<file path="flow/run.sh">
#!/bin/bash
# the make line also repeats each setting of config.mk as NAME=value (left out here)
make -C /OpenROAD-flow-scripts/flow DESIGN_CONFIG=/design/flow/config.mk WORK_HOME=/design/flow/orfs CLKGATE_MAP_FILE= finish
</file>
<file path="flow/config.mk">
export PLATFORM = sky130hd
export DESIGN_NAME = my_chip
export DESIGN_NICKNAME = my_chip
export VERILOG_FILES = /design/flow/design.v
export SDC_FILE = /design/flow/constraint.sdc
export NUM_CORES = 4
export LEC_CHECK = 0
export CAP_MARGIN = 20
export CORE_MARGIN = 2
export CORE_UTILIZATION = 40
export SLEW_MARGIN = 20
</file>
<file path="flow/constraint.sdc">
create_clock -name core_clock -period 12.0 [get_ports {clock}]
set_input_delay 2.4000 -clock core_clock [delete_from_list [all_inputs] [get_ports {clock}]]
set_output_delay 2.4000 -clock core_clock [all_outputs]
set_load 0.01 [all_outputs]
</file>
<file path="flow/design.v">
module huff_encoder (
	clk,
	reset,
	io_in,
	io_out
);
	input wire clk;
	input wire reset;
	input wire [11:0] io_in;
	output reg [11:0] io_out;
	reg [23:0] data_in;
	reg [8:0] freq_in;
	reg [1:0] count;
	reg [3:0] odd_idx;
	reg [3:0] even_idx;
	wire [56:0] initial_node;
	reg [2:0] state;
	reg [19:0] huff_tree [0:5];
	reg [56:0] in_huff_tree;
	reg [2:0] in_pad;
	wire [2:0] out_pad;
	wire [75:0] out_huff_tree;
	wire [18:0] merged_node;
	reg [8:0] encoded_value;
	reg [8:0] encoded_mask;
	reg done;
	reg [14:0] character;
	reg [2:0] encoded_value_h [0:5];
	reg [2:0] a;
	reg [2:0] b;
	reg [2:0] c;
	reg [2:0] encoded_value_l;
	reg [2:0] encoded_value_r;
	reg is_n_odd;
	freq_calc freq_calc_ins(
		.data_in(data_in),
		.freq_in(freq_in),
		.node(initial_node)
	);
	node_sorter node_sorter_ins(
		.clk(clk),
		.input_node(in_huff_tree[0+:57]),
		.input_pad(in_pad),
		.output_node(out_huff_tree[19+:57]),
		.output_pad(out_pad)
	);
	assign out_huff_tree[0+:19] = 19'b0;
	merge_nodes merge_nodes_ins(
		.min_node(out_huff_tree[57+:19]),
		.second_min_node(out_huff_tree[38+:19]),
		.merged_node(merged_node)
	);
	always @(posedge clk) begin : huffman_enc
		if (reset) begin
			state <= 3'b001;
			a <= 3'd0;
			b <= 3'b000;
			c <= 3'b000;
			done = 'b0;
			in_pad <= 3'b000;
			begin : sv2v_autoblock_1
				reg signed [31:0] i;
				for (i = 0; i < 3; i = i + 1)
					begin
						encoded_value[(2 - i) * 3+:3] = 'b0;
						encoded_mask[(2 - i) * 3+:3] = 'b0;
						in_huff_tree[((2 - i) * 19) + 18-:5] <= 'b0;
						in_huff_tree[((2 - i) * 19) + 13-:3] <= 'b0;
						in_huff_tree[((2 - i) * 19) + 10] <= 'b0;
						in_huff_tree[((2 - i) * 19) + 9-:5] <= 'b0;
						in_huff_tree[((2 - i) * 19) + 4-:5] <= 'b0;
						character[(2 - i) * 5+:5] = 'b0;
					end
			end
			begin : sv2v_autoblock_2
				reg signed [31:0] i;
				for (i = 0; i < 6; i = i + 1)
					begin
						encoded_value_h[i] = 'b0;
						huff_tree[i][19-:5] = 'b0;
						huff_tree[i][14] = 1'b0;
						huff_tree[i][3-:2] = 'b0;
						huff_tree[i][13-:5] = 'b0;
						huff_tree[i][8-:5] = 'b0;
						huff_tree[i][1-:2] = 'b0;
					end
			end
			encoded_value_l = 'b0;
			encoded_value_r = 'b0;
		end
		else
			case (state)
				3'b001: begin
					done = 'b0;
					io_out <= 'b0;
					a <= 'b0;
					b <= 'b0;
					if (io_in[11] == 1'b1) begin
						if (c < 3) begin
							data_in[(2 - c) * 8+:8] <= io_in[7:0];
							freq_in[(2 - c) * 3+:3] <= io_in[10:8];
						end
						c <= c + 1'b1;
					end
					state <= (c == 3 ? 3'b010 : 3'b001);
				end
				3'b010: begin
					count = 3;
					begin : sv2v_autoblock_3
						reg signed [31:0] i;
						for (i = 0; i < 3; i = i + 1)
							in_huff_tree[(2 - i) * 19+:19] <= initial_node[(2 - i) * 19+:19];
					end
					in_pad <= 3'b000;
					state <= 3'b011;
				end
				3'b011: state <= 3'b100;
				3'b100: begin
					in_huff_tree[38+:19] <= merged_node;
					in_huff_tree[0+:38] <= out_huff_tree[0+:38];
					in_pad <= {out_pad[2] | out_pad[1], out_pad[0], 1'b1};
					count = count - 1'b1;
					even_idx = count << 1'b1;
					odd_idx = even_idx + 1'b1;
					huff_tree[even_idx][19-:5] = out_huff_tree[75-:5];
					huff_tree[odd_idx][19-:5] = out_huff_tree[56-:5];
					huff_tree[even_idx][14] = out_huff_tree[67];
					huff_tree[odd_idx][14] = out_huff_tree[48];
					huff_tree[even_idx][13-:5] = out_huff_tree[66-:5];
					huff_tree[odd_idx][13-:5] = out_huff_tree[47-:5];
					huff_tree[even_idx][8-:5] = out_huff_tree[61-:5];
					huff_tree[odd_idx][8-:5] = out_huff_tree[42-:5];
					huff_tree[1][19-:5] = out_huff_tree[75-:5];
					huff_tree[1][14] = out_huff_tree[67];
					huff_tree[1][13-:5] = out_huff_tree[66-:5];
					huff_tree[1][8-:5] = out_huff_tree[61-:5];
					if (!(count[0] | count[1]))
						state <= 3'b101;
					else
						state <= 3'b011;
				end
				3'b101: begin
					begin : sv2v_autoblock_4
						reg signed [31:0] l;
						for (l = 5; l > 1; l = l - 1)
							begin : sv2v_autoblock_5
								reg signed [31:0] n;
								for (n = 1; n < 6; n = n + 1)
									if ((huff_tree[n][14] == 'b0) && ((huff_tree[n][13-:5] == huff_tree[l][19-:5]) || (huff_tree[n][8-:5] == huff_tree[l][19-:5])))
										huff_tree[l][3-:2] = n;
							end
					end
					begin : sv2v_autoblock_6
						reg signed [31:0] n;
						for (n = 2; n < 6; n = n + 1)
							huff_tree[n][1-:2] = huff_tree[huff_tree[n][3-:2]][1-:2] + 1'b1;
					end
					state <= 3'b110;
				end
				3'b110: begin
					begin : sv2v_autoblock_7
						reg signed [31:0] n;
						for (n = 2; n < 6; n = n + 1)
							begin
								encoded_value_l = encoded_value_h[huff_tree[n][3-:2]] << 1'b1;
								encoded_value_r = (encoded_value_h[huff_tree[n][3-:2]] << 1'b1) | 1'b1;
								is_n_odd = n[0];
								if (huff_tree[n][3-:2] != 1'b1)
									encoded_value_h[n] = (is_n_odd ? encoded_value_r : encoded_value_l);
								else if (huff_tree[n][3-:2] == 1'b1)
									encoded_value_h[n][0] = (is_n_odd ? 1'b1 : 1'b0);
							end
					end
					begin : sv2v_autoblock_8
						integer i;
						for (i = 0; i <= 2; i = i + 1)
							begin : sv2v_autoblock_9
								reg signed [31:0] n;
								for (n = 1; n < 6; n = n + 1)
									if ((huff_tree[n][19-:5] == data_in[((2 - i) * 8) + 3-:4]) && (huff_tree[n][14] == 'b1)) begin
										encoded_mask[(2 - i) * 3+:3] = (1'b1 << huff_tree[n][1-:2]) - 1'b1;
										encoded_value[(2 - i) * 3+:3] = encoded_value_h[n];
										character[(2 - i) * 5+:5] = huff_tree[n][19-:5];
									end
							end
					end
					state <= 3'b111;
				end
				3'b111: begin
					c <= 'b0;
					done = 1'b1;
					io_out[8:0] <= (b[0] == 1'b0 ? {done, 3'b011, (a > 2 ? 5'b00000 : character[(2 - a) * 5+:5])} : {done, 2'b00, encoded_mask[(2 - a) * 3+:3], encoded_value[(2 - a) * 3+:3]});
					b <= b + 1'b1;
					a <= (b[0] == 1'b1 ? a + 1 : a);
					state <= (a > 2 ? 3'b001 : 3'b111);
				end
				default: state <= 3'b001;
			endcase
	end
endmodule
module freq_calc (
	data_in,
	freq_in,
	node
);
	input wire [23:0] data_in;
	input wire [8:0] freq_in;
	output reg [56:0] node;
	always @(*) begin : sv2v_autoblock_1
		reg signed [31:0] i;
		for (i = 0; i < 3; i = i + 1)
			begin
				node[((2 - i) * 19) + 18-:5] = data_in[(2 - i) * 8+:8];
				node[((2 - i) * 19) + 13-:3] = freq_in[(2 - i) * 3+:3];
				node[((2 - i) * 19) + 9-:5] = 'b0;
				node[((2 - i) * 19) + 4-:5] = 'b0;
				node[((2 - i) * 19) + 10] = 1'b1;
			end
	end
endmodule
module node_sorter (
	clk,
	input_node,
	input_pad,
	output_node,
	output_pad
);
	input wire clk;
	input wire [56:0] input_node;
	input wire [2:0] input_pad;
	output reg [56:0] output_node;
	output reg [2:0] output_pad;
	reg [18:0] temp_node;
	reg [56:0] sort_tmp;
	reg [2:0] pad_tmp;
	always @(posedge clk) begin
		begin : sv2v_autoblock_1
			reg signed [31:0] i;
			for (i = 0; i < 3; i = i + 1)
				sort_tmp = input_node;
		end
		pad_tmp = input_pad;
		begin : sv2v_autoblock_2
			reg signed [31:0] j;
			for (j = 0; j < 2; j = j + 1)
				begin : sv2v_autoblock_3
					reg signed [31:0] k;
					for (k = 0; k < 2; k = k + 1)
						if (!(pad_tmp[2 - k] | pad_tmp[2 - (k + 1)]) && (((sort_tmp[((2 - k) * 19) + 13-:3] == sort_tmp[((2 - (k + 1)) * 19) + 13-:3]) && (sort_tmp[((2 - k) * 19) + 18-:5] > sort_tmp[((2 - (k + 1)) * 19) + 18-:5])) || (sort_tmp[((2 - k) * 19) + 13-:3] > sort_tmp[((2 - (k + 1)) * 19) + 13-:3]))) begin
							temp_node = sort_tmp[(2 - k) * 19+:19];
							sort_tmp[(2 - k) * 19+:19] = sort_tmp[(2 - (k + 1)) * 19+:19];
							sort_tmp[(2 - (k + 1)) * 19+:19] = temp_node;
							pad_tmp[2 - k] = 1'b0;
							pad_tmp[2 - (k + 1)] = 1'b0;
						end
				end
		end
		output_node <= sort_tmp;
		output_pad <= pad_tmp;
	end
endmodule
module merge_nodes (
	min_node,
	second_min_node,
	merged_node
);
	input wire [18:0] min_node;
	input wire [18:0] second_min_node;
	output wire [18:0] merged_node;
	assign merged_node[18-:5] = min_node[18-:5] + second_min_node[18-:5];
	assign merged_node[13-:3] = min_node[13-:3] + second_min_node[13-:3];
	assign merged_node[9-:5] = min_node[18-:5];
	assign merged_node[4-:5] = second_min_node[18-:5];
	assign merged_node[10] = 1'b0;
endmodule
`default_nettype none
module my_chip (
    input logic [11:0] io_in,  
    output logic [11:0] io_out,  
    input logic clock,
    input logic reset  
);
    huff_encoder DUT(.clk(clock), .reset(reset), .io_in(io_in), .io_out(io_out));  
endmodule
</file>
==> flow_metrics.py, run 1 <==
# Auto-generated metrics
metrics = {
    "critical_path": {
        "cpPeakStageDelay_ns": 0.70,
        "startpoint": "DUT.in_huff_tree[34]",
        "worst_r2r_path_depth": 36,
        "critPathMaxFanout": 46,
        "critPathBufInv": 3,
        "cp.depth": 36,
        "endpoint": "DUT.node_sorter_ins.output_node[37]",
        "worstPathArrival_ns": 9.70,
        "end_kind": "flop",
        "cp_top_family": "AND-OR/OR-AND gates",
        "crit_top_cell": "o21a_1",
        "r2r-end": "DUT.node_sorter_ins.output_node[37]",
        "r2r_setup_slack_ns": 2.79,
        "worstPathRequired_ns": 12.49,
        "critPathLaunchType": "flop",
        "critical_path_class": "reg -> reg",
        "critPathSlowestCell": "a21oi_1",
        "r2r-start": "DUT.in_huff_tree[34]",
    },
    "cts": {
        "clockBufferDepth": 3,
        "cts_tree": "yes",
        "cts_hold_buf": 0,
        "cts_setup_buffers": 0,
        "cts-root-buf": "clkbuf_16",
        "h-tree-depth": 2,
        "cts_buffers": 35,
        "worstSkewPairLatency_ns": 0.56,
        "clk_pin_slew_ns": 0.06,
        "cts_resized": 0,
        "clock_sinks": 296,
    },
    "sta": {
        "clock_skew_ns": 0.0208,
        "rsz0062_at_grt": "false",
        "worstMarginPinSlew_ns": 1.13,
        "slew_violations": 0,
        "finalWorstSetupSlack_ns": 2.79,
        "fmax_ghz": 0.109,
        "finalCritPeriodShare_pct": 76.8,
        "relSlewSlack_pct": 24.3,
        "whs_ns": 0.408,
        "setup-tns-final_ns": 0,
        "fin_crit_ns": 9.21,
        "finalHoldViolCount": 0,
        "setup_violations": 0,
    },
    "synth": {
        "ys_seq_share_pct": 32.8,
        "synth_dominant_cell_count": "dfxtp_1",
        "aoi_share_pct": 18.5,
        "async_flop_share_pct": 0,
        "ys_ff": 296,
        "yosys_warnings": 5,
        "synth_area_per_cell_um2": 8.34,
        "area_leaders": "dfxtp_1, xor2_1, mux2i_1",
        "yosys.area.top_type_share_pct": 27.5,
        "muxShareOfSynthArea_pct": 9.41,
        "edf_count": 34,
        "ys_chip_area_um2": 19100,
        "synth-simple-area-share_pct": 16.0,
        "top_cells_by_count": "dfxtp_1, nand2_1, nor2_1, a21oi_1, xor2_1",
        "logic_family": "AND-OR/OR-AND gates",
        "ff_type": "dfxtp_1",
        "xor_share_pct": 12.1,
        "synth_top_cell_by_area": "dfxtp_1",
        "synthDistinctLibCells": 80,
        "yosys_cells": 2288,
        "syn-instance-count": 2288,
        "netlist_area_um2": 19100,
        "adder_share_pct": 4.92,
    },
    "routing": {
        "drt-total-wl_mm": 54.5,
        "diodes": 0,
        "dr_wl_met3_mm": 2.93,
        "final_antenna_net_count": 0,
        "wl_met1_mm": 24.8,
        "drtIter0Drc": 1525,
        "drc": 0,
        "first_pass_iters": 5,
        "wl_per_cell_um": 19.4,
        "met2_length_mm": 25.0,
        "highest_layer": "met4",
        "vias_per_cell": 5.73,
        "num_vias": 16100,
    },
    "pwr": {
        "clk-power_mw": 1.13,
        "powerSeq_mw": 1.11,
        "clock_power_share_pct": 37.3,
        "leakage_nw": 8.35,
        "power-top-group": "clock",
        "sw_frac_of_total_pct": 32.3,
        "p_comb_uw": 780,
        "power_frac_seq_pct": 36.9,
        "p_per_area_nw_per_um2": 146,
        "ir_drop_mv": 0.159,
        "switching_power_uw": 976,
        "internal-power_mw": 2.04,
        "p_comb_share_pct": 25.8,
    },
    "hold_path": {
        "hold_path.class": "reg -> reg",
        "hold_end": "DUT.node_sorter_ins.output_pad[0]",
        "holdPathStages": 0,
        "hp-start": "DUT.in_pad[0]",
    },
    "grt": {
        "overflow": 0,
        "grt_pass1_wl_mm": 86.9,
        "grt_pass1_vias": 15500,
        "antenna_found_initial": 1,
        "grt_util_all_layers_pct": 21.8,
        "grt_max_degree": 84,
    },
    "floorplan": {
        "rows": 80,
        "dieArea_um2": 49500,
        "die_h_um": 222,
        "fp_util_pct": 40.2,
        "die_w_um": 222,
        "core_area_um2": 47400,
        "io_pins": 26,
    },
    "run": {
        "drv_cap": 0,
        "warnings": 37,
    },
    "placed_design": {
        "gp_congestion": 0.861,
        "dp_slack_ns": 2.89,
        "portBuffers": 18,
        "hpwl_mm": 37.7,
    },
    "cells_and_area": {
        "area_growth_syn_to_layout_pct": 8.35,
        "final_util_pct": 43.6,
        "final_nets": 2250,
    },
    "outcome": {
        "status": "no timing/DRC/antenna violations",
    },
}
==> layout make-up <==
type	instances	area [um^2]
fill	4687	26800
multi-input combinational	1706	11700
sequential	296	6270
clock buffer	52	1070
tap	615	769
timing repair buffer	52	433
inverter	73	274
clock inverter	12	159
==> layer usage <==
layer  vias to the layer above  global-route usage (%)
li1                       7747                       -
met4                         0                    8.12
met1                      7756                    29.3
met2                       455                    35.3
met5                         -                       0
met3                       117                    3.39
==> through the flow <==
step / area (um^2) / cells / total power [mW]
after floorplan: 19100 / 2291 / 1.68
after global placement: 19400 / 2742 / 1.90
after detailed placement: 19400 / 2742 / 1.90
after CTS: 20700 / 2806 / 3.03
after global routing: 20700 / 2806 / 3.16
final: 20700 / 2806 / 3.02
==> inputs of run 2 (changes only) <==
ABC_AREA = 1   (was default)
CAP_MARGIN = 0   (was 20)
CORE_UTILIZATION = 72   (was 40)
CTS_CLUSTER_DIAMETER = 375   (was default)
CTS_CLUSTER_SIZE = 13   (was default)
PLACE_DENSITY_LB_ADDON = 0.02   (was default)
SETUP_SLACK_MARGIN = 0.56   (was default)
clock period = 1.86 ns   (was 12.0 ns; I/O delays follow)
==> run 2 against run 1 <==
  * The flow now stops in clock tree synthesis (4_1_cts)
  * Area after synthesis is 0.16% higher
  * Die size is 44% lower
  * Synthesized cell count is 21% higher
==> flow_metrics.py, run 2 <==
# Generated from Yosys and OpenROAD reports
metrics = {
    "outcome": {
        "status": "did not finish",
        "stop_stage": "clock tree synthesis (4_1_cts)",
        "tool.error": "[ERROR DPL-0038] Utilization greater than 100%, impossible to legalize",
    },
    "floorplan": {
        "dieArea_um2": 27900,
        "die_w_um": 167,
        "core_area_um2": 26100,
        "rows": 59,
        "fp_util_pct": 73.4,
        "die_h_um": 167,
        "io_pins": 26,
    },
    "placed_design": {
        "dp_slack_ns": -3.79,
        "place_inst": 3478,
        "portBuffers": 18,
        "hpwl_mm": 56.7,
        "gp_congestion": 1.09,
    },
    "synth": {
        "synthDistinctLibCells": 61,
        "yosys.area.top_type_share_pct": 27.4,
        "ff_type": "dfxtp_1",
        "yosys_cells": 2775,
        "adder_share_pct": 4.91,
        "area_leaders": "dfxtp_1, nand2_1, o21ai_0",
        "yosys_warnings": 5,
        "async_flop_share_pct": 0,
        "netlist_area_um2": 19100,
        "aoi_share_pct": 23.9,
        "ys_seq_share_pct": 32.8,
        "synth_area_per_cell_um2": 6.89,
        "ys_chip_area_um2": 19100,
        "synth-simple-area-share_pct": 22.1,
        "ys_ff": 296,
        "top_cells_by_count": "nand2_1, o21ai_0, inv_1, dfxtp_1, nor2_1",
        "syn-instance-count": 2775,
        "synth_dominant_cell_count": "nand2_1",
        "xor_share_pct": 5.67,
        "logic_family": "AND-OR/OR-AND gates",
        "edf_count": 34,
        "muxShareOfSynthArea_pct": 0.111,
        "synth_top_cell_by_area": "dfxtp_1",
    },
}
[run 2: metrics by stage]
stage / hold slack, ns / util, % / cell area, um^2
3_5_place_dp: 0.399 / 91.0 / 23700
3_3_place_gp: 0.395 / 91.0 / 23700
2_1_floorplan: 0.388 / - / 20200
==> inputs of run 3 (changes only) <==
ABC_AREA = default   (was 1)
CAP_MARGIN = 20   (was 0)
CTS_CLUSTER_DIAMETER = default   (was 375)
CTS_CLUSTER_SIZE = default   (was 13)
PLACE_DENSITY_LB_ADDON = default   (was 0.02)
SETUP_SLACK_MARGIN = -0.37   (was 0.56)
clock period = 6.06 ns   (was 1.86 ns; I/O delays follow)
==> run 3 against run 2 <==
  * The layout now fails its checks (setup timing)
  * Area after synthesis down 0.16%
  * Synthesized cell count decreased by 18%
  * Die size fell by 0.16%
==> flow_metrics.py, run 3 <==
# Auto-generated metrics
metrics = {
    "outcome": {
        "status": "failed layout checks",
        "check.faults": "setup timing",
    },
    "routing": {
        "wl_per_cell_um": 21.2,
        "drt-total-wl_mm": 55.5,
        "drtIter0Drc": 2146,
        "vias_per_cell": 6.65,
        "diodes": 0,
        "final_antenna_net_count": 0,
        "num_vias": 17400,
        "first_pass_iters": 8,
        "drc": 0,
    },
    "synth": {
        "logic_family": "AND-OR/OR-AND gates",
        "netlist_area_um2": 19100,
        "synth_top_cell_by_area": "dfxtp_1",
        "async_flop_share_pct": 0,
        "aoi_share_pct": 18.5,
        "muxShareOfSynthArea_pct": 9.41,
        "ys_chip_area_um2": 19100,
        "syn-instance-count": 2288,
        "synthDistinctLibCells": 80,
        "yosys_cells": 2288,
        "yosys.area.top_type_share_pct": 27.5,
        "synth_area_per_cell_um2": 8.34,
        "top_cells_by_count": "dfxtp_1, nand2_1, nor2_1, a21oi_1, xor2_1",
        "edf_count": 34,
        "adder_share_pct": 4.92,
        "ys_seq_share_pct": 32.8,
        "yosys_warnings": 5,
        "synth_dominant_cell_count": "dfxtp_1",
        "ys_ff": 296,
        "ff_type": "dfxtp_1",
        "area_leaders": "dfxtp_1, xor2_1, mux2i_1",
        "xor_share_pct": 12.1,
        "synth-simple-area-share_pct": 16.0,
    },
    "critical_path": {
        "worstPathArrival_ns": 7.26,
        "r2r-end": "DUT.node_sorter_ins.output_node[14]",
        "critPathMaxFanout": 8,
        "worst_r2r_path_depth": 35,
        "critPathSlowestCell": "mux2_2",
        "critPathLaunchType": "flop",
        "r2r_setup_slack_ns": -0.68,
        "cp.depth": 35,
        "critical_path_class": "reg -> reg",
        "r2r-start": "DUT.in_huff_tree[31]",
        "cpPeakStageDelay_ns": 0.38,
        "endpoint": "DUT.node_sorter_ins.output_node[14]",
        "critPathBufInv": 6,
        "startpoint": "DUT.in_huff_tree[31]",
        "worstPathRequired_ns": 6.58,
        "end_kind": "flop",
        "cp_top_family": "AND-OR/OR-AND gates",
        "crit_top_cell": "o21a_1",
    },
    "grt": {
        "overflow": 0,
        "grt_max_degree": 81,
        "grt_pass1_vias": 16600,
        "antenna_found_initial": 0,
        "grt_util_all_layers_pct": 37.8,
        "grt_pass1_wl_mm": 86.6,
    },
    "pwr": {
        "clock_power_share_pct": 29.9,
        "ir_drop_mv": 0.925,
        "powerSeq_mw": 2.19,
        "p_comb_mw": 2.41,
        "internal-power_mw": 4.42,
        "power-top-group": "combinational logic",
        "leakage_nw": 8.95,
        "switching_power_mw": 2.15,
        "clk-power_mw": 1.96,
        "sw_frac_of_total_pct": 32.7,
        "p_per_area_nw_per_um2": 306,
        "p_comb_share_pct": 36.7,
        "power_frac_seq_pct": 33.4,
    },
    "floorplan": {
        "rows": 59,
        "die_w_um": 167,
        "io_pins": 26,
        "dieArea_um2": 27800,
        "fp_util_pct": 73.2,
        "core_area_um2": 26100,
        "die_h_um": 167,
    },
    "hold_path": {
        "hold_path.class": "reg -> reg",
        "hp-start": "DUT.in_pad[0]",
        "hold_end": "DUT.node_sorter_ins.output_pad[0]",
        "holdPathStages": 0,
    },
    "sta": {
        "whs_ns": 0.376,
        "finalHoldViolCount": 0,
        "finalWorstSetupSlack_ns": -0.680,
        "fmax_ghz": 0.148,
        "finalCritPeriodShare_pct": 111,
        "slew_violations": 0,
        "relSlewSlack_pct": 15.6,
        "fin_crit_ns": 6.74,
        "clock_skew_ns": 0.0125,
        "rsz0062_at_grt": "true",
        "worstMarginPinSlew_ns": 1.26,
        "setup_violations": 38,
    },
    "placed_design": {
        "portBuffers": 18,
        "hpwl_mm": 36.6,
        "place_inst": 2539,
        "dpl_cell_area_um2": 19800,
        "gp_congestion": 0.933,
    },
    "run": {
        "drv_cap": 0,
        "warnings": 42,
    },
    "cts": {
        "clock_sinks": 296,
        "cts-root-buf": "clkbuf_16",
        "cts_buffers": 31,
        "cts_tree": "yes",
        "clk_pin_slew_ns": 0.06,
        "cts_hold_buf": 0,
        "worstSkewPairLatency_ns": 0.58,
        "h-tree-depth": 1,
        "clockBufferDepth": 3,
    },
    "cells_and_area": {
        "final_util_pct": 82.4,
        "seq_area_um2": 6270,
        "fin_cells": 2615,
        "final_nets": 2341,
        "logic_area_um2": 12200,
        "area_growth_syn_to_layout_pct": 12.5,
        "final_area_um2": 21500,
        "fillers": 1656,
    },
}
run 3: what timing repair did:
action                     CTS  global route
gates resized               61            25
setup endpoints to repair   38            38
setup buffers               11             9
pin swaps                   35            29
gates cloned                 1             0
run 3: per-layer routing:
layer  vias to the layer above  global-route usage [%]  routed length, um
met5                         -                       0                  0
met1                      8272                    50.2              22300
met3                       218                    4.75               4970
li1                       7942                       -                  -
met4                         0                    14.9               2440
met2                       952                    62.8              25800
run 3: final cells by class:
type | instances | share of cell area (%)
Multi-Input combinational cell | 1706 | 57.0
Sequential cell | 296 | 29.2
Timing Repair Buffer | 147 | 5.60
Clock buffer | 44 | 4.27
Tap cell | 335 | 1.95
Inverter | 73 | 1.28
Clock inverter | 14 | 0.676
run 3: through the flow:
stage / power, mW / setup TNS, ns / setup WS (ns)
global route: 6.78 / -35.46 / -0.963
global placement: 3.97 / -22.31 / -0.684
floorplan: 3.52 / -29.04 / -0.802
finish: 6.57 / -23.95 / -0.680
detailed placement: 4.01 / -28.62 / -0.849
CTS: 6.42 / -23.61 / -0.669
==> inputs of run 4 (changes only) <==
ABC_AREA = 1   (was default)
CAP_MARGIN = 35   (was 20)
CORE_ASPECT_RATIO = 0.7   (was default)
CTS_CLUSTER_DIAMETER = 55   (was default)
CTS_CLUSTER_SIZE = 96   (was default)
PLACE_DENSITY_LB_ADDON = 0.02   (was default)
SETUP_SLACK_MARGIN = 0.56   (was -0.37)
clock period = 1.86 ns   (was 6.06 ns; I/O delays follow)
==> run 4 against run 3 <==
  * The run now fails in clock tree synthesis (4_1_cts)
  * Die size rose by 0.24%
  * Synthesized cell count rose by 21%
  * Area after synthesis rose by 0.16%
==> flow_metrics.py, run 4 <==
# Generated from Yosys and OpenROAD reports
metrics = {
    "placed_design": {
        "hpwl_mm": 61.7,
        "dp_slack_ns": -3.84,
        "portBuffers": 18,
        "gp_congestion": 1.12,
    },
    "floorplan": {
        "io_pins": 26,
        "core_area_um2": 25900,
        "rows": 49,
        "fp_util_pct": 73.9,
        "die_w_um": 199,
        "dieArea_um2": 27900,
        "die_h_um": 140,
    },
    "synth": {
        "async_flop_share_pct": 0,
        "synth_area_per_cell_um2": 6.89,
        "synthDistinctLibCells": 61,
        "edf_count": 34,
        "synth-simple-area-share_pct": 22.1,
        "syn-instance-count": 2775,
        "muxShareOfSynthArea_pct": 0.111,
        "ys_chip_area_um2": 19100,
        "top_cells_by_count": "nand2_1, o21ai_0, inv_1, dfxtp_1, nor2_1",
        "xor_share_pct": 5.67,
        "yosys_warnings": 5,
        "synth_top_cell_by_area": "dfxtp_1",
        "aoi_share_pct": 23.9,
        "logic_family": "AND-OR/OR-AND gates",
        "adder_share_pct": 4.91,
        "synth_dominant_cell_count": "nand2_1",
        "ys_ff": 296,
        "yosys_cells": 2775,
        "area_leaders": "dfxtp_1, nand2_1, o21ai_0",
        "netlist_area_um2": 19100,
        "yosys.area.top_type_share_pct": 27.4,
        "ff_type": "dfxtp_1",
        "ys_seq_share_pct": 32.8,
    },
    "outcome": {
        "stop_stage": "clock tree synthesis (4_1_cts)",
        "status": "did not finish",
        "tool.error": "[ERROR DPL-0038] Utilization greater than 100%, impossible to legalize",
    },
}
run 4: through the flow:
step | cells | cell area, um^2 | hold slack (ns)
after global placement | 3498 | 23800 | 0.356
after detailed placement | 3498 | 23800 | 0.363
after floorplan | 2778 | 20200 | 0.388
==> inputs of run 5 (changes only) <==
ABC_AREA = default   (was 1)
CAP_MARGIN = 0   (was 35)
CORE_ASPECT_RATIO = default   (was 0.7)
CORE_UTILIZATION = 40   (was 72)
CTS_CLUSTER_DIAMETER = default   (was 55)
CTS_CLUSTER_SIZE = default   (was 96)
PLACE_DENSITY_LB_ADDON = default   (was 0.02)
SETUP_SLACK_MARGIN = 2.36   (was 0.56)
SLEW_MARGIN = 0   (was 20)
clock period = 12.0 ns   (was 1.86 ns; I/O delays follow)
==> run 5 against run 4 <==
  * Synthesized cell count decreased by 18%
  * Die size increased by 77%
  * Now clean on timing, DRC and antenna
  * Area after synthesis decreased by 0.16%
==> flow_metrics.py, run 5 <==
# Auto-generated metrics
metrics = {
    "outcome": {
        "status": "no timing/DRC/antenna violations",
    },
    "critical_path": {
        "endpoint": "DUT.node_sorter_ins.output_node[37]",
        "critPathMaxFanout": 46,
        "r2r-start": "DUT.in_huff_tree[34]",
        "critical_path_class": "reg -> reg",
        "cp.depth": 36,
        "worst_r2r_path_depth": 36,
        "end_kind": "flop",
        "critPathBufInv": 3,
        "critPathLaunchType": "flop",
        "worstPathArrival_ns": 9.51,
        "r2r-end": "DUT.node_sorter_ins.output_node[37]",
        "cp_top_family": "AND-OR/OR-AND gates",
        "r2r_setup_slack_ns": 2.97,
        "cpPeakStageDelay_ns": 0.70,
        "critPathSlowestCell": "a21oi_1",
        "crit_top_cell": "o21a_1",
        "startpoint": "DUT.in_huff_tree[34]",
        "worstPathRequired_ns": 12.48,
    },
    "synth": {
        "yosys.area.top_type_share_pct": 27.5,
        "ys_seq_share_pct": 32.8,
        "ff_type": "dfxtp_1",
        "aoi_share_pct": 18.5,
        "top_cells_by_count": "dfxtp_1, nand2_1, nor2_1, a21oi_1, xor2_1",
        "synth-simple-area-share_pct": 16.0,
        "area_leaders": "dfxtp_1, xor2_1, mux2i_1",
        "netlist_area_um2": 19100,
        "synthDistinctLibCells": 80,
        "synth_area_per_cell_um2": 8.34,
        "logic_family": "AND-OR/OR-AND gates",
        "async_flop_share_pct": 0,
        "syn-instance-count": 2288,
        "xor_share_pct": 12.1,
        "synth_dominant_cell_count": "dfxtp_1",
        "ys_ff": 296,
        "ys_chip_area_um2": 19100,
        "yosys_cells": 2288,
        "adder_share_pct": 4.92,
        "yosys_warnings": 5,
        "synth_top_cell_by_area": "dfxtp_1",
        "muxShareOfSynthArea_pct": 9.41,
        "edf_count": 34,
    },
    "pwr": {
        "sw_frac_of_total_pct": 32.5,
        "power-top-group": "registers",
        "powerSeq_mw": 1.11,
        "p_per_area_nw_per_um2": 146,
        "power_mw": 3.01,
        "switching_power_uw": 978,
        "p_comb_uw": 785,
        "power_frac_seq_pct": 37.0,
        "clk-power_mw": 1.11,
        "ir_drop_mv": 0.183,
        "internal-power_mw": 2.03,
        "leakage_nw": 8.33,
        "p_comb_share_pct": 26.1,
        "clock_power_share_pct": 36.9,
    },
    "cts": {
        "worstSkewPairLatency_ns": 0.56,
        "cts_tree": "yes",
        "cts_hold_buf": 0,
        "clock_sinks": 296,
        "cts_buffers": 35,
        "cts_setup_buffers": 0,
        "cts_resized": 0,
        "clockBufferDepth": 3,
        "clk_pin_slew_ns": 0.06,
        "cts-root-buf": "clkbuf_16",
        "h-tree-depth": 2,
    },
    "placed_design": {
        "portBuffers": 18,
        "gp_congestion": 0.861,
        "place_inst": 2742,
        "dpl_cell_area_um2": 19400,
        "hpwl_mm": 37.6,
    },
    "routing": {
        "drt-total-wl_mm": 54.5,
        "wl_per_cell_um": 19.4,
        "num_vias": 16200,
        "drtIter0Drc": 1552,
        "final_antenna_net_count": 0,
        "drc": 0,
        "first_pass_iters": 6,
        "diodes": 0,
        "vias_per_cell": 5.76,
    },
    "hold_path": {
        "hold_end": "DUT.node_sorter_ins.output_pad[0]",
        "hold_path.class": "reg -> reg",
        "holdPathStages": 0,
        "hp-start": "DUT.in_pad[0]",
    },
    "grt": {
        "grt_pass1_vias": 15500,
        "grt_util_all_layers_pct": 21.8,
        "antenna_found_initial": 0,
        "grt_max_degree": 84,
        "grt_pass1_wl_mm": 86.9,
        "overflow": 0,
    },
    "sta": {
        "worstMarginPinSlew_ns": 1.30,
        "setup-tns-final_ns": 0,
        "fmax_ghz": 0.111,
        "finalCritPeriodShare_pct": 75.2,
        "setup_violations": 0,
        "finalHoldViolCount": 0,
        "relSlewSlack_pct": 13.2,
        "fin_crit_ns": 9.03,
        "whs_ns": 0.411,
        "slew_violations": 0,
        "rsz0062_at_grt": "false",
        "clock_skew_ns": 0.0206,
    },
    "floorplan": {
        "die_h_um": 222,
        "io_pins": 26,
        "core_area_um2": 47400,
        "rows": 80,
        "dieArea_um2": 49500,
        "fp_util_pct": 40.2,
        "die_w_um": 222,
    },
    "cells_and_area": {
        "area_growth_syn_to_layout_pct": 8.15,
        "final_nets": 2250,
        "fin_cells": 2805,
        "final_area_um2": 20600,
    },
    "run": {
        "drv_cap": 0,
        "warnings": 37,
    },
}
## run 5: final cells by class
| class | count | area [um^2] |
|---|---|---|
| flip-flops and latches | 296 | 6270 |
| well taps | 615 | 769 |
| clock inverters | 16 | 208 |
| multi-input cells | 1706 | 11700 |
| inverters | 73 | 274 |
| repair buffers | 52 | 433 |
| clock buffers | 47 | 992 |
| fillers | 4650 | 26800 |
## run 5: routing by layer
layer  vias up  track usage [%]  part of all wire, %
li1       7759                -                    -
met1      7800             29.5                   45
met2       467             35.0                   46
met3       135             3.02                  5.2
met4         0             8.77                  3.6
met5         -                0                    0
## run 5: stage by stage
stage | setup WS, ns | util, %
floorplan | 3.87 | -
global placement | 2.97 | 40.9
detailed placement | 2.87 | 40.9
CTS | 2.85 | 43.5
global route | 2.39 | 43.5
finish | 2.97 | 43.5
==> inputs of run 6 (changes only) <==
CAP_MARGIN = 10   (was 0)
SETUP_SLACK_MARGIN = default   (was 2.36)
SLEW_MARGIN = 35   (was 0)
==> run 6 against run 5 <==
  * Still clean
  * Wire length rose by 0.18%
  * Area after synthesis did not move
  * Via count fell by 0.47%
  * Clock power barely moved
  * Non-clock buffer count rose by 3
  * Synthesized cell count did not move
  * Worst setup slack got worse by 0.21 ns
  * Combinational power fell by 0.6%
  * Critical path depth did not move
  * First-iteration DRC count rose by 6.8%
  * Power fell by 1.2%
  * Critical endpoint unchanged
==> flow_metrics.py, run 6 <==
# Auto-generated metrics
metrics = {
    "outcome": {
        "status": "no timing/DRC/antenna violations",
    },
    "floorplan": {
        "dieArea_um2": 49500,
        "io_pins": 26,
        "die_w_um": 222,
        "die_h_um": 222,
        "fp_util_pct": 40.2,
        "core_area_um2": 47400,
        "rows": 80,
    },
    "sta": {
        "setup_violations": 0,
        "setup-tns-final_ns": 0,
        "slew_violations": 0,
        "whs_ns": 0.414,
        "finalCritPeriodShare_pct": 77.0,
        "clock_skew_ns": 0.0285,
        "relSlewSlack_pct": 41.7,
        "worstMarginPinSlew_ns": 0.875,
        "fin_crit_ns": 9.24,
        "finalHoldViolCount": 0,
        "rsz0062_at_grt": "false",
        "fmax_ghz": 0.108,
    },
    "critical_path": {
        "cpPeakStageDelay_ns": 0.70,
        "worstPathRequired_ns": 12.49,
        "worstPathArrival_ns": 9.73,
        "critical_path_class": "reg -> reg",
        "critPathSlowestCell": "a21oi_1",
        "crit_top_cell": "o21a_1",
        "critPathMaxFanout": 46,
        "r2r_setup_slack_ns": 2.76,
        "r2r-end": "DUT.node_sorter_ins.output_node[37]",
        "cp_top_family": "AND-OR/OR-AND gates",
        "critPathLaunchType": "flop",
        "startpoint": "DUT.in_huff_tree[34]",
        "end_kind": "flop",
        "r2r-start": "DUT.in_huff_tree[34]",
        "cp.depth": 36,
        "endpoint": "DUT.node_sorter_ins.output_node[37]",
        "critPathBufInv": 3,
        "worst_r2r_path_depth": 36,
    },
    "cells_and_area": {
        "final_area_um2": 20700,
        "fin_cells": 2807,
        "area_growth_syn_to_layout_pct": 8.42,
        "final_nets": 2253,
    },
    "placed_design": {
        "hpwl_mm": 37.7,
        "gp_congestion": 0.861,
        "portBuffers": 18,
        "place_inst": 2743,
        "dpl_cell_area_um2": 19500,
    },
    "grt": {
        "antenna_found_initial": 0,
        "overflow": 0,
        "grt_pass1_vias": 15400,
        "grt_max_degree": 84,
        "grt_pass1_wl_mm": 86.2,
        "grt_util_all_layers_pct": 21.7,
    },
    "routing": {
        "drt-total-wl_mm": 54.6,
        "num_vias": 16100,
        "first_pass_iters": 5,
        "final_antenna_net_count": 0,
        "vias_per_cell": 5.73,
        "wl_per_cell_um": 19.5,
        "drc": 0,
        "diodes": 0,
        "drtIter0Drc": 1657,
    },
    "pwr": {
        "ir_drop_mv": 0.180,
        "switching_power_uw": 956,
        "p_comb_share_pct": 26.2,
        "power_frac_seq_pct": 37.4,
        "power_mw": 2.97,
        "power-top-group": "registers",
        "leakage_nw": 8.35,
        "sw_frac_of_total_pct": 32.2,
        "internal-power_mw": 2.02,
        "p_comb_uw": 780,
        "powerSeq_mw": 1.11,
        "clock_power_share_pct": 36.3,
        "p_per_area_nw_per_um2": 144,
        "clk-power_mw": 1.08,
    },
    "cts": {
        "clock_sinks": 296,
        "cts_tree": "yes",
        "cts_setup_buffers": 0,
        "cts_buffers": 35,
        "cts-root-buf": "clkbuf_16",
        "cts_hold_buf": 0,
        "worstSkewPairLatency_ns": 0.56,
        "clk_pin_slew_ns": 0.06,
        "clockBufferDepth": 3,
        "h-tree-depth": 2,
        "cts_resized": 0,
    },
    "synth": {
        "ys_ff": 296,
        "adder_share_pct": 4.92,
        "synth_dominant_cell_count": "dfxtp_1",
        "async_flop_share_pct": 0,
        "top_cells_by_count": "dfxtp_1, nand2_1, nor2_1, a21oi_1, xor2_1",
        "ys_seq_share_pct": 32.8,
        "ff_type": "dfxtp_1",
        "netlist_area_um2": 19100,
        "aoi_share_pct": 18.5,
        "muxShareOfSynthArea_pct": 9.41,
        "synth_top_cell_by_area": "dfxtp_1",
        "yosys_warnings": 5,
        "ys_chip_area_um2": 19100,
        "synth-simple-area-share_pct": 16.0,
        "yosys.area.top_type_share_pct": 27.5,
        "syn-instance-count": 2288,
        "xor_share_pct": 12.1,
        "edf_count": 34,
        "area_leaders": "dfxtp_1, xor2_1, mux2i_1",
        "synthDistinctLibCells": 80,
        "synth_area_per_cell_um2": 8.34,
        "yosys_cells": 2288,
        "logic_family": "AND-OR/OR-AND gates",
    },
    "hold_path": {
        "hold_end": "DUT.node_sorter_ins.output_pad[0]",
        "holdPathStages": 0,
        "hp-start": "DUT.in_pad[0]",
        "hold_path.class": "reg -> reg",
    },
    "run": {
        "warnings": 37,
        "drv_cap": 0,
    },
}
run 6: per-stage QoR:
| stage | utilization [%] | worst slack, ns |
|---|---|---|
| floorplan | - | 3.87 |
| global placement | 40.9 | 2.97 |
| detailed placement | 41.0 | 2.80 |
| CTS | 43.5 | 2.74 |
| global route | 43.6 | 2.00 |
| finish | 43.6 | 2.76 |
run 6: final cells by class:
class | count | area, um^2
repair buffers | 55 | 515
clock inverters | 15 | 174
fillers | 4664 | 26800
clock buffers | 47 | 982
well taps | 615 | 769
multi-input cells | 1706 | 11700
inverters | 73 | 274
flip-flops and latches | 296 | 6270
run 6: layer usage:
metal	vias up	track usage [%]	share of wire, %
li1	7762	-	-
met1	7826	29.8	46
met2	399	35.3	47
met3	98	2.58	4.7
met4	0	7.34	2.6
met5	-	0	0
==> inputs of run 7 (changes only) <==
ABC_AREA = 1   (was default)
CAP_MARGIN = 40   (was 10)
CELL_PAD_IN_SITES_DETAIL_PLACEMENT = 2   (was default)
CORE_UTILIZATION = 29   (was 40)
PLACE_DENSITY_LB_ADDON = 0.29   (was default)
SETUP_SLACK_MARGIN = 2.36   (was default)
SLEW_MARGIN = 10   (was 35)
TNS_END_PERCENT = 75   (was default)
==> run 7 against run 6 <==
  * Hold slack got worse by 0.035 ns
  * Largest power group is now clock
  * Sequential power about the same
  * Global-route usage increased by 8.3 points
  * Clock skew increased by 0.022 ns
  * Design area up 3.5%
  * Non-clock buffer count grew 7
  * Clock-buffer cell count grew 2
  * Die size is 37% higher
  * Combinational power grew 55%
  * Power increased by 26%
  * Synthesized cell count increased by 21%
==> flow_metrics.py, run 7 <==
# Auto-generated metrics
metrics = {
    "outcome": {
        "status": "no timing/DRC/antenna violations",
    },
    "placed_design": {
        "dpl_cell_area_um2": 19900,
        "place_inst": 3519,
        "hpwl_mm": 58.7,
        "dp_slack_ns": 3.85,
        "gp_congestion": 0.911,
        "portBuffers": 18,
    },
    "synth": {
        "ys_ff": 296,
        "syn-instance-count": 2775,
        "top_cells_by_count": "nand2_1, o21ai_0, inv_1, dfxtp_1, nor2_1",
        "ys_seq_share_pct": 32.8,
        "yosys.area.top_type_share_pct": 27.4,
        "logic_family": "AND-OR/OR-AND gates",
        "ys_chip_area_um2": 19100,
        "muxShareOfSynthArea_pct": 0.111,
        "yosys_warnings": 5,
        "ff_type": "dfxtp_1",
        "yosys_cells": 2775,
        "area_leaders": "dfxtp_1, nand2_1, o21ai_0",
        "netlist_area_um2": 19100,
        "edf_count": 34,
        "synth_top_cell_by_area": "dfxtp_1",
        "synthDistinctLibCells": 61,
        "adder_share_pct": 4.91,
        "aoi_share_pct": 23.9,
        "synth_dominant_cell_count": "nand2_1",
        "synth-simple-area-share_pct": 22.1,
        "xor_share_pct": 5.67,
        "async_flop_share_pct": 0,
        "synth_area_per_cell_um2": 6.89,
    },
    "routing": {
        "drtIter0Drc": 2283,
        "drc": 0,
        "num_vias": 22100,
        "drt-total-wl_mm": 104,
        "wl_per_cell_um": 28.8,
        "vias_per_cell": 6.15,
        "final_antenna_net_count": 0,
        "first_pass_iters": 7,
    },
    "cells_and_area": {
        "final_area_um2": 21400,
        "seq_area_um2": 6270,
        "area_growth_syn_to_layout_pct": 12.0,
        "fin_cells": 3594,
        "final_nets": 2785,
        "logic_area_um2": 10900,
        "fillers": 7614,
        "final_util_pct": 32.7,
    },
    "critical_path": {
        "critPathBufInv": 7,
        "cp.depth": 36,
        "cp_top_family": "AND-OR/OR-AND gates",
        "critPathSlowestCell": "o21ai_0",
        "startpoint": "DUT.in_huff_tree[35]",
        "end_kind": "flop",
        "worstPathRequired_ns": 12.44,
        "critPathMaxFanout": 62,
        "r2r-end": "DUT.node_sorter_ins.output_node[14]",
        "worst_r2r_path_depth": 36,
        "critical_path_class": "reg -> reg",
        "cpPeakStageDelay_ns": 0.53,
        "r2r_setup_slack_ns": 3.11,
        "r2r-start": "DUT.in_huff_tree[35]",
        "critPathLaunchType": "flop",
        "crit_top_cell": "o21ai_0",
        "worstPathArrival_ns": 9.33,
        "endpoint": "DUT.node_sorter_ins.output_node[14]",
    },
    "cts": {
        "cts-root-buf": "clkbuf_16",
        "cts_resized": 0,
        "cts_buffers": 38,
        "h-tree-depth": 2,
        "clk_pin_slew_ns": 0.07,
        "clockBufferDepth": 3,
        "clock_sinks": 296,
        "cts_tree": "yes",
        "worstSkewPairLatency_ns": 0.65,
        "cts_hold_buf": 0,
        "cts_setup_buffers": 0,
    },
    "floorplan": {
        "fp_util_pct": 29.2,
        "io_pins": 26,
        "die_w_um": 261,
        "die_h_um": 261,
        "rows": 94,
        "core_area_um2": 65500,
        "dieArea_um2": 68000,
    },
    "pwr": {
        "switching_power_mw": 1.55,
        "sw_frac_of_total_pct": 41.5,
        "powerSeq_mw": 1.14,
        "power_mw": 3.74,
        "leakage_nw": 8.95,
        "clk-power_mw": 1.39,
        "ir_drop_mv": 0.378,
        "power_frac_seq_pct": 30.6,
        "internal-power_mw": 2.19,
        "clock_power_share_pct": 37.2,
        "p_comb_share_pct": 32.2,
        "p_per_area_nw_per_um2": 175,
        "power-top-group": "clock",
        "p_comb_mw": 1.21,
    },
    "sta": {
        "fmax_ghz": 0.113,
        "relSlewSlack_pct": 37.1,
        "fin_crit_ns": 8.89,
        "whs_ns": 0.379,
        "setup_violations": 0,
        "finalWorstSetupSlack_ns": 3.11,
        "clock_skew_ns": 0.0508,
        "rsz0062_at_grt": "false",
        "worstMarginPinSlew_ns": 0.934,
        "finalCritPeriodShare_pct": 74.1,
        "slew_violations": 0,
        "setup-tns-final_ns": 0,
        "finalHoldViolCount": 0,
    },
    "grt": {
        "grt_pass1_vias": 24500,
        "grt_pass1_wl_mm": 156,
        "grt_max_degree": 73,
        "grt_util_all_layers_pct": 30.0,
        "antenna_found_initial": 6,
        "overflow": 0,
    },
    "run": {
        "drv_cap": 0,
        "warnings": 37,
    },
    "hold_path": {
        "holdPathStages": 0,
        "hold_end": "DUT.node_sorter_ins.output_pad[0]",
        "hold_path.class": "reg -> reg",
        "hp-start": "DUT.in_pad[0]",
    },
}
[run 7: routing by layer]
layer  vias to the layer above  routed length [um]  track usage, %
li1                       9192                   -               -
met2                      1360               49100            50.5
met1                     11000               38100            33.5
met5                         -                  36               0
met3                       576                8310            6.59
met4                         6                8070            21.4
[run 7: cell type report]
type                       instances  area share, %
multi-input combinational       2007           50.9
sequential                       296           29.3
clock buffer                      49           5.21
inverter                         294           5.18
tap                              864           5.05
timing repair buffer              62           2.70
clock inverter                    21           1.70
antenna                            1         0.0117
==> inputs of run 8 (changes only) <==
ABC_AREA = default   (was 1)
CAP_MARGIN = 10   (was 40)
CELL_PAD_IN_SITES_DETAIL_PLACEMENT = default   (was 2)
CELL_PAD_IN_SITES_GLOBAL_PLACEMENT = 1   (was default)
CORE_UTILIZATION = 40   (was 29)
CTS_CLUSTER_DIAMETER = 230   (was default)
GPL_ROUTABILITY_DRIVEN = 0   (was default)
GPL_TIMING_DRIVEN = 1   (was default)
PLACE_DENSITY_LB_ADDON = default   (was 0.29)
SETUP_SLACK_MARGIN = default   (was 2.36)
SLEW_MARGIN = 35   (was 10)
TNS_END_PERCENT = 40   (was 75)
==> run 8 against run 7 <==
  * Still clean
  * Hold slack got worse by 0.0017 ns
  * Non-clock buffer count did not move
  * Clock power fell by about 10%
  * Synthesized cell count fell by 18%
==> flow_metrics.py, run 8 <==
# Auto-generated metrics
metrics = {
    "synth": {
        "adder_share_pct": 4.92,
        "yosys_cells": 2288,
        "synth_area_per_cell_um2": 8.34,
        "syn-instance-count": 2288,
        "logic_family": "AND-OR/OR-AND gates",
        "ys_ff": 296,
        "synth_top_cell_by_area": "dfxtp_1",
        "yosys.area.top_type_share_pct": 27.5,
        "top_cells_by_count": "dfxtp_1, nand2_1, nor2_1, a21oi_1, xor2_1",
        "yosys_warnings": 5,
        "synthDistinctLibCells": 80,
        "synth_dominant_cell_count": "dfxtp_1",
        "ff_type": "dfxtp_1",
        "async_flop_share_pct": 0,
        "xor_share_pct": 12.1,
        "edf_count": 34,
        "aoi_share_pct": 18.5,
        "muxShareOfSynthArea_pct": 9.41,
        "area_leaders": "dfxtp_1, xor2_1, mux2i_1",
        "synth-simple-area-share_pct": 16.0,
        "ys_chip_area_um2": 19100,
        "netlist_area_um2": 19100,
        "ys_seq_share_pct": 32.8,
    },
    "outcome": {
        "status": "no timing/DRC/antenna violations",
    },
    "sta": {
        "finalHoldViolCount": 0,
        "fin_crit_ns": 9.27,
        "fmax_ghz": 0.108,
        "setup_violations": 0,
        "slew_violations": 0,
        "setup-tns-final_ns": 0,
        "rsz0062_at_grt": "false",
        "relSlewSlack_pct": 37.8,
        "clock_skew_ns": 0.0189,
        "finalCritPeriodShare_pct": 77.3,
        "whs_ns": 0.378,
        "worstMarginPinSlew_ns": 0.933,
    },
    "cells_and_area": {
        "final_area_um2": 20900,
        "final_util_pct": 44.0,
        "fin_cells": 2820,
        "final_nets": 2262,
        "area_growth_syn_to_layout_pct": 9.30,
    },
    "pwr": {
        "power-top-group": "clock",
        "switching_power_mw": 1.02,
        "p_comb_uw": 803,
        "power_frac_seq_pct": 35.6,
        "clk-power_mw": 1.21,
        "powerSeq_mw": 1.12,
        "clock_power_share_pct": 38.7,
        "leakage_nw": 8.44,
        "internal-power_mw": 2.11,
        "ir_drop_mv": 0.236,
        "p_comb_share_pct": 25.7,
        "sw_frac_of_total_pct": 32.6,
        "p_per_area_nw_per_um2": 150,
    },
    "grt": {
        "grt_max_degree": 63,
        "grt_util_all_layers_pct": 23.4,
        "grt_use_met1_pct": 32.5,
        "gr-max-usage-layer": "met2",
        "overflow": 0,
        "met3_usage_pct": 2.38,
        "grt_pass1_vias": 15100,
        "antenna_found_initial": 0,
        "grtUsageMet2_pct": 38.8,
        "grt_pass1_wl_mm": 91.6,
    },
    "run": {
        "drv_cap": 0,
        "warnings": 37,
    },
    "floorplan": {
        "die_h_um": 222,
        "io_pins": 26,
        "core_area_um2": 47400,
        "rows": 80,
        "dieArea_um2": 49500,
        "die_w_um": 222,
        "fp_util_pct": 40.2,
    },
    "critical_path": {
        "cp_top_family": "AND-OR/OR-AND gates",
        "worstPathArrival_ns": 9.69,
        "cpPeakStageDelay_ns": 0.65,
        "critPathLaunchType": "flop",
        "critPathSlowestCell": "a41o_1",
        "critical_path_class": "reg -> reg",
        "worstPathRequired_ns": 12.42,
        "end_kind": "flop",
        "r2r-end": "DUT.node_sorter_ins.output_node[19]",
        "cp.depth": 36,
        "critPathMaxFanout": 46,
        "crit_top_cell": "o21a_1",
        "critPathBufInv": 3,
        "r2r_setup_slack_ns": 2.73,
        "worst_r2r_path_depth": 36,
        "endpoint": "DUT.node_sorter_ins.output_node[19]",
        "startpoint": "DUT.in_huff_tree[34]",
        "r2r-start": "DUT.in_huff_tree[34]",
    },
    "cts": {
        "cts_buffers": 37,
        "cts_setup_buffers": 0,
        "clk_pin_slew_ns": 0.06,
        "clock_sinks": 296,
        "cts-root-buf": "clkbuf_16",
        "clockBufferDepth": 3,
        "worstSkewPairLatency_ns": 0.56,
        "cts_resized": 0,
        "h-tree-depth": 2,
        "cts_hold_buf": 0,
        "cts_tree": "yes",
    },
    "routing": {
        "drt-total-wl_mm": 58.4,
        "vias_per_cell": 5.59,
        "first_pass_iters": 7,
        "drtIter0Drc": 1115,
        "final_antenna_net_count": 0,
        "diodes": 0,
        "drc": 0,
        "wl_per_cell_um": 20.7,
        "num_vias": 15800,
    },
    "hold_path": {
        "holdPathStages": 0,
        "hold_path.class": "reg -> reg",
        "hp-start": "DUT.in_pad[0]",
        "hold_end": "DUT.node_sorter_ins.output_pad[0]",
    },
    "placed_design": {
        "portBuffers": 18,
        "dpl_cell_area_um2": 19500,
        "hpwl_mm": 40.6,
        "place_inst": 2752,
    },
}
==> run 8: stage by stage <==
step	total power, mW	worst slack (ns)
2_1_floorplan	1.68	3.87
3_3_place_gp	1.93	2.80
3_5_place_dp	1.94	2.74
4_1_cts	3.16	2.68
5_1_grt	3.28	1.97
6_report	3.13	2.73
==> run 8: layout make-up <==
class,instances,area (um^2)
well taps,615,769
fillers,4704,26600
flip-flops and latches,296,6270
clock inverters,20,263
clock buffers,48,1060
multi-input cells,1706,11700
inverters,73,274
repair buffers,62,508
==> run 8: layer usage <==
metal / share of wire [%] / wire [um]
met1: 48 / 28200
met2: 46 / 27000
met3: 3.3 / 1930
met4: 2.3 / 1330
met5: 0 / 0
==> inputs of run 9 (changes only) <==
ABC_AREA = 1   (was default)
CAP_MARGIN = 15   (was 10)
CELL_PAD_IN_SITES_GLOBAL_PLACEMENT = 0   (was 1)
CORE_ASPECT_RATIO = 1.44   (was default)
CORE_MARGIN = 9   (was 2)
CORE_UTILIZATION = 51   (was 40)
CTS_CLUSTER_DIAMETER = 139   (was 230)
GPL_ROUTABILITY_DRIVEN = default   (was 0)
GPL_TIMING_DRIVEN = default   (was 1)
MAX_ROUTING_LAYER = met5   (was default)
MIN_ROUTING_LAYER = met1   (was default)
PLACE_DENSITY_LB_ADDON = 0.04   (was default)
SLEW_MARGIN = 40   (was 35)
TNS_END_PERCENT = 25   (was 40)
clock period = 14.0 ns   (was 12.0 ns; I/O delays follow)
==> run 9 against run 8 <==
  * Hold slack improved by 0.0071 ns
  * Critical path depth is 1 higher
  * Clock-buffer cell count shrank 1
  * Combinational power grew 5.9%
  * Flip-flop count unchanged
  * Largest cell class unchanged
  * Non-clock buffer count decreased by 17
  * Maximum frequency rose by 5.7%
  * Critical endpoint is now DUT.node_sorter_ins.output_node[30]
==> flow_metrics.py, run 9 <==
# Auto-generated metrics
metrics = {
    "cells_and_area": {
        "final_nets": 2764,
        "fillers": 3684,
        "fin_cells": 3177,
        "final_area_um2": 20400,
        "area_growth_syn_to_layout_pct": 6.89,
    },
    "routing": {
        "first_pass_iters": 6,
        "diodes": 0,
        "dr_wl_met3_mm": 4.10,
        "drc": 0,
        "num_vias": 19000,
        "vias_per_cell": 5.99,
        "met2_length_mm": 31.3,
        "wl_per_cell_um": 20.7,
        "wl_met1_mm": 26.8,
        "final_antenna_net_count": 0,
        "drt-total-wl_mm": 65.7,
        "drtIter0Drc": 1663,
        "highest_layer": "met4",
    },
    "pwr": {
        "clock_power_share_pct": 34.1,
        "leakage_nw": 8.68,
        "p_per_area_nw_per_um2": 135,
        "powerSeq_uw": 968,
        "power_frac_seq_pct": 35.1,
        "switching_power_mw": 1.07,
        "p_comb_uw": 850,
        "p_comb_share_pct": 30.8,
        "power-top-group": "registers",
        "sw_frac_of_total_pct": 38.9,
        "ir_drop_mv": 0.516,
        "clk-power_uw": 942,
        "internal-power_mw": 1.69,
        "power_mw": 2.76,
    },
    "placed_design": {
        "hpwl_mm": 46.0,
        "gp_congestion": 0.925,
        "portBuffers": 18,
        "dpl_cell_area_um2": 19200,
        "place_inst": 3115,
    },
    "cts": {
        "clock_sinks": 296,
        "cts-root-buf": "clkbuf_16",
        "cts_resized": 0,
        "cts_tree": "yes",
        "clockBufferDepth": 3,
        "h-tree-depth": 2,
        "worstSkewPairLatency_ns": 0.57,
        "cts_hold_buf": 0,
        "clk_pin_slew_ns": 0.06,
        "cts_buffers": 34,
        "cts_setup_buffers": 0,
    },
    "run": {
        "warnings": 37,
        "drv_cap": 0,
    },
    "floorplan": {
        "rows": 84,
        "die_w_um": 179,
        "core_area_um2": 36800,
        "die_h_um": 250,
        "fp_util_pct": 52.0,
        "io_pins": 26,
        "dieArea_um2": 44900,
    },
    "grt": {
        "grt_pass1_vias": 17900,
        "grt_util_all_layers_pct": 28.5,
        "grt_max_degree": 72,
        "overflow": 0,
        "antenna_found_initial": 0,
        "grt_pass1_wl_mm": 101,
    },
    "synth": {
        "ff_type": "dfxtp_1",
        "top_cells_by_count": "nand2_1, o21ai_0, inv_1, dfxtp_1, nor2_1",
        "area_leaders": "dfxtp_1, nand2_1, o21ai_0",
        "yosys_warnings": 5,
        "logic_family": "AND-OR/OR-AND gates",
        "ys_chip_area_um2": 19100,
        "ys_seq_share_pct": 32.8,
        "synth-simple-area-share_pct": 22.1,
        "yosys.area.top_type_share_pct": 27.4,
        "synthDistinctLibCells": 61,
        "aoi_share_pct": 23.9,
        "async_flop_share_pct": 0,
        "synth_area_per_cell_um2": 6.89,
        "synth_dominant_cell_count": "nand2_1",
        "adder_share_pct": 4.91,
        "synth_top_cell_by_area": "dfxtp_1",
        "ys_ff": 296,
        "yosys_cells": 2775,
        "xor_share_pct": 5.67,
        "edf_count": 34,
        "netlist_area_um2": 19100,
        "syn-instance-count": 2775,
        "muxShareOfSynthArea_pct": 0.111,
    },
    "sta": {
        "rsz0062_at_grt": "false",
        "fin_crit_ns": 8.78,
        "worstMarginPinSlew_ns": 0.926,
        "setup_violations": 0,
        "fmax_ghz": 0.114,
        "finalCritPeriodShare_pct": 62.7,
        "slew_violations": 0,
        "setup-tns-final_ns": 0,
        "clock_skew_ns": 0.0256,
        "finalHoldViolCount": 0,
        "relSlewSlack_pct": 37.9,
    },
    "critical_path": {
        "critPathBufInv": 8,
        "r2r-start": "DUT.in_huff_tree[37]",
        "critPathMaxFanout": 57,
        "worstPathRequired_ns": 14.40,
        "r2r_setup_slack_ns": 5.22,
        "cp_top_family": "buffers and inverters",
        "critical_path_class": "reg -> reg",
        "endpoint": "DUT.node_sorter_ins.output_node[30]",
        "worstPathArrival_ns": 9.18,
        "r2r-end": "DUT.node_sorter_ins.output_node[30]",
        "critPathSlowestCell": "inv_1",
        "end_kind": "flop",
        "worst_r2r_path_depth": 37,
        "critPathLaunchType": "flop",
        "crit_top_cell": "o21ai_0",
        "cpPeakStageDelay_ns": 0.61,
        "startpoint": "DUT.in_huff_tree[37]",
        "cp.depth": 37,
    },
    "outcome": {
        "status": "no timing/DRC/antenna violations",
    },
    "hold_path": {
        "hold_end": "DUT.node_sorter_ins.output_pad[2]",
        "holdPathStages": 0,
        "hp-start": "DUT.in_pad[2]",
        "hold_path.class": "reg -> reg",
    },
}
[run 9: cell type report]
cell class / instances / area [um^2] / share of cell area [%]
sequential: 296 / 6270 / 30.7
clock inverter: 15 / 233 / 1.14
multi-input combinational: 2007 / 10900 / 53.3
inverter: 294 / 1110 / 5.44
clock buffer: 47 / 950 / 4.65
timing repair buffer: 45 / 378 / 1.85
tap: 473 / 592 / 2.90
[run 9: per-layer routing]
layer  vias up  GRT usage, %
met5         -             0
met4         0          14.4
met3       210          3.40
met2       741          47.8
met1      8902          35.1
li1       9167             -
[run 9: per-stage QoR]
stage	setup WS (ns)	util [%]	hold WS, ns
after floorplan	8.03	-	0.388
after global placement	4.43	52.3	0.367
after detailed placement	5.20	52.3	0.372
after CTS	5.19	55.5	0.381
after global routing	4.22	55.5	0.389
final	5.22	55.5	0.385
==> inputs of run 10 (changes only) <==
CAP_MARGIN = 20   (was 15)
CELL_PAD_IN_SITES_GLOBAL_PLACEMENT = default   (was 0)
CORE_ASPECT_RATIO = 0.9   (was 1.44)
CORE_MARGIN = 2   (was 9)
CORE_UTILIZATION = 72   (was 51)
CTS_CLUSTER_DIAMETER = default   (was 139)
CTS_CLUSTER_SIZE = 14   (was default)
HOLD_SLACK_MARGIN = 0.25   (was default)
MAX_ROUTING_LAYER = default   (was met5)
MIN_ROUTING_LAYER = default   (was met1)
PLACE_DENSITY = 0.8   (was default)
PLACE_DENSITY_LB_ADDON = default   (was 0.04)
SETUP_SLACK_MARGIN = -0.37   (was default)
SLEW_MARGIN = 20   (was 40)
TNS_END_PERCENT = default   (was 25)
clock period = 5.25 ns   (was 14.0 ns; I/O delays follow)
==> run 10 against run 9 <==
  * Now fails the layout checks on setup timing
  * Via count increased by 13%
  * Critical path type unchanged
  * Largest power group is now combinational logic
  * Design area increased by 3.3%
  * Core utilization increased by 25 points
==> flow_metrics.py, run 10 <==
# Auto-generated metrics
metrics = {
    "outcome": {
        "status": "failed layout checks",
        "check.faults": "setup timing",
    },
    "grt": {
        "antenna_found_initial": 1,
        "grt_pass1_wl_mm": 99.0,
        "grt_util_all_layers_pct": 44.6,
        "grt_max_degree": 70,
        "overflow": 0,
        "grt_pass1_vias": 19000,
    },
    "hold_path": {
        "hp-start": "DUT.in_pad[2]",
        "hold_path.class": "reg -> reg",
        "hold_end": "DUT.node_sorter_ins.output_pad[2]",
        "holdPathStages": 0,
    },
    "synth": {
        "synth_dominant_cell_count": "nand2_1",
        "ys_chip_area_um2": 19100,
        "synth_top_cell_by_area": "dfxtp_1",
        "xor_share_pct": 5.67,
        "synth-simple-area-share_pct": 22.1,
        "yosys_warnings": 5,
        "muxShareOfSynthArea_pct": 0.111,
        "syn-instance-count": 2775,
        "ff_type": "dfxtp_1",
        "aoi_share_pct": 23.9,
        "async_flop_share_pct": 0,
        "ys_ff": 296,
        "edf_count": 34,
        "synth_area_per_cell_um2": 6.89,
        "synthDistinctLibCells": 61,
        "yosys.area.top_type_share_pct": 27.4,
        "yosys_cells": 2775,
        "ys_seq_share_pct": 32.8,
        "adder_share_pct": 4.91,
        "logic_family": "AND-OR/OR-AND gates",
        "netlist_area_um2": 19100,
        "top_cells_by_count": "nand2_1, o21ai_0, inv_1, dfxtp_1, nor2_1",
        "area_leaders": "dfxtp_1, nand2_1, o21ai_0",
    },
    "critical_path": {
        "worstPathArrival_ns": 6.71,
        "cpPeakStageDelay_ns": 0.35,
        "critical_path_class": "reg -> reg",
        "r2r_setup_slack_ns": -0.97,
        "cp.depth": 36,
        "worstPathRequired_ns": 5.74,
        "worst_r2r_path_depth": 36,
        "critPathBufInv": 8,
        "r2r-end": "DUT.node_sorter_ins.output_node[19]",
        "r2r-start": "DUT.in_huff_tree[37]",
        "critPathLaunchType": "flop",
        "startpoint": "DUT.in_huff_tree[37]",
        "critPathMaxFanout": 8,
        "end_kind": "flop",
        "cp_top_family": "AND-OR/OR-AND gates",
        "crit_top_cell": "nand4_1",
        "critPathSlowestCell": "dfxtp_2",
        "endpoint": "DUT.node_sorter_ins.output_node[19]",
    },
    "placed_design": {
        "hpwl_mm": 42.9,
        "portBuffers": 18,
        "gp_congestion": 0.994,
        "dp_slack_ns": -0.570,
    },
    "pwr": {
        "p_per_area_nw_per_um2": 436,
        "power_frac_seq_pct": 28.4,
        "internal-power_mw": 5.36,
        "ir_drop_mv": 1.69,
        "p_comb_share_pct": 46.1,
        "powerSeq_mw": 2.62,
        "power-top-group": "combinational logic",
        "clock_power_share_pct": 25.4,
        "leakage_nw": 9.14,
        "clk-power_mw": 2.34,
        "sw_frac_of_total_pct": 41.7,
        "switching_power_mw": 3.84,
        "p_comb_mw": 4.25,
    },
    "cells_and_area": {
        "final_nets": 2838,
        "area_growth_syn_to_layout_pct": 10.5,
        "fillers": 1747,
    },
    "sta": {
        "fmax_ghz": 0.161,
        "slew_violations": 0,
        "finalHoldViolCount": 0,
        "setup_violations": 38,
        "finalWorstSetupSlack_ns": -0.974,
        "whs_ns": 0.381,
        "fin_crit_ns": 6.22,
        "finalCritPeriodShare_pct": 119,
        "worstMarginPinSlew_ns": 1.19,
        "relSlewSlack_pct": 20.3,
        "rsz0062_at_grt": "true",
        "clock_skew_ns": 0.0180,
    },
    "cts": {
        "clock_sinks": 296,
        "clockBufferDepth": 3,
        "cts_buffers": 31,
        "cts_hold_buf": 0,
        "cts-root-buf": "clkbuf_16",
        "clk_pin_slew_ns": 0.07,
        "worstSkewPairLatency_ns": 0.60,
        "cts_tree": "yes",
        "h-tree-depth": 1,
    },
    "floorplan": {
        "die_w_um": 176,
        "die_h_um": 159,
        "io_pins": 26,
        "core_area_um2": 26100,
        "dieArea_um2": 27900,
        "fp_util_pct": 73.3,
        "rows": 56,
    },
    "routing": {
        "wl_met1_mm": 25.2,
        "dr_wl_met3_mm": 10.2,
        "wl_per_cell_um": 22.3,
        "drc": 0,
        "highest_layer": "met5",
        "final_antenna_net_count": 0,
        "num_vias": 21400,
        "drtIter0Drc": 4152,
        "met2_length_mm": 29.3,
        "diodes": 0,
        "first_pass_iters": 9,
        "drt-total-wl_mm": 69.8,
        "vias_per_cell": 6.86,
    },
    "run": {
        "warnings": 40,
        "drv_cap": 0,
    },
}
-- run 10: area by class of cell --
| type | count | area, um^2 | area share [%] |
|---|---|---|---|
| well taps | 348 | 435 | 2.06 |
| repair inverters | 1 | 7.51 | 0.0356 |
| multi-input cells | 2007 | 11200 | 52.9 |
| clock buffers | 38 | 822 | 3.89 |
| repair buffers | 121 | 1060 | 5.02 |
| clock inverters | 19 | 214 | 1.01 |
| inverters | 294 | 1130 | 5.33 |
| flip-flops and latches | 296 | 6270 | 29.7 |
-- run 10: metrics by stage --
stage | setup TNS [ns] | utilization (%) | cell area [um^2] | total power, mW | cells
after floorplan | -12.29 | - | 19100 | 4.30 | 2778
after global placement | -11.07 | 74.9 | 19500 | 5.04 | 3050
after detailed placement | -19.95 | 74.9 | 19500 | 5.18 | 3050
after CTS | -11.74 | 79.0 | 20600 | 7.56 | 3108
after global routing | -38.42 | 81.0 | 21100 | 9.38 | 3124
final | -32.06 | 81.0 | 21100 | 9.20 | 3124
-- run 10: routing by layer --
| layer | vias to the layer above | global-route usage [%] |
|---|---|---|
| met4 | 4 | 20.2 |
| li1 | 9337 | - |
| met1 | 9662 | 58.9 |
| met5 | - | 0 |
| met2 | 1899 | 69.6 |
| met3 | 532 | 11.0 |
-- run 10: timing repair --
| action | 4_1_cts | 5_1_grt |
|---|---|---|
| endpoints found under the setup margin | 38 | 38 |
| pin swaps | 0 | 36 |
| gates cloned | 1 | 4 |
| gates resized | 20 | 120 |
| setup buffers | 0 | 13 |
Power is estimated from default activity; no workload was simulated.
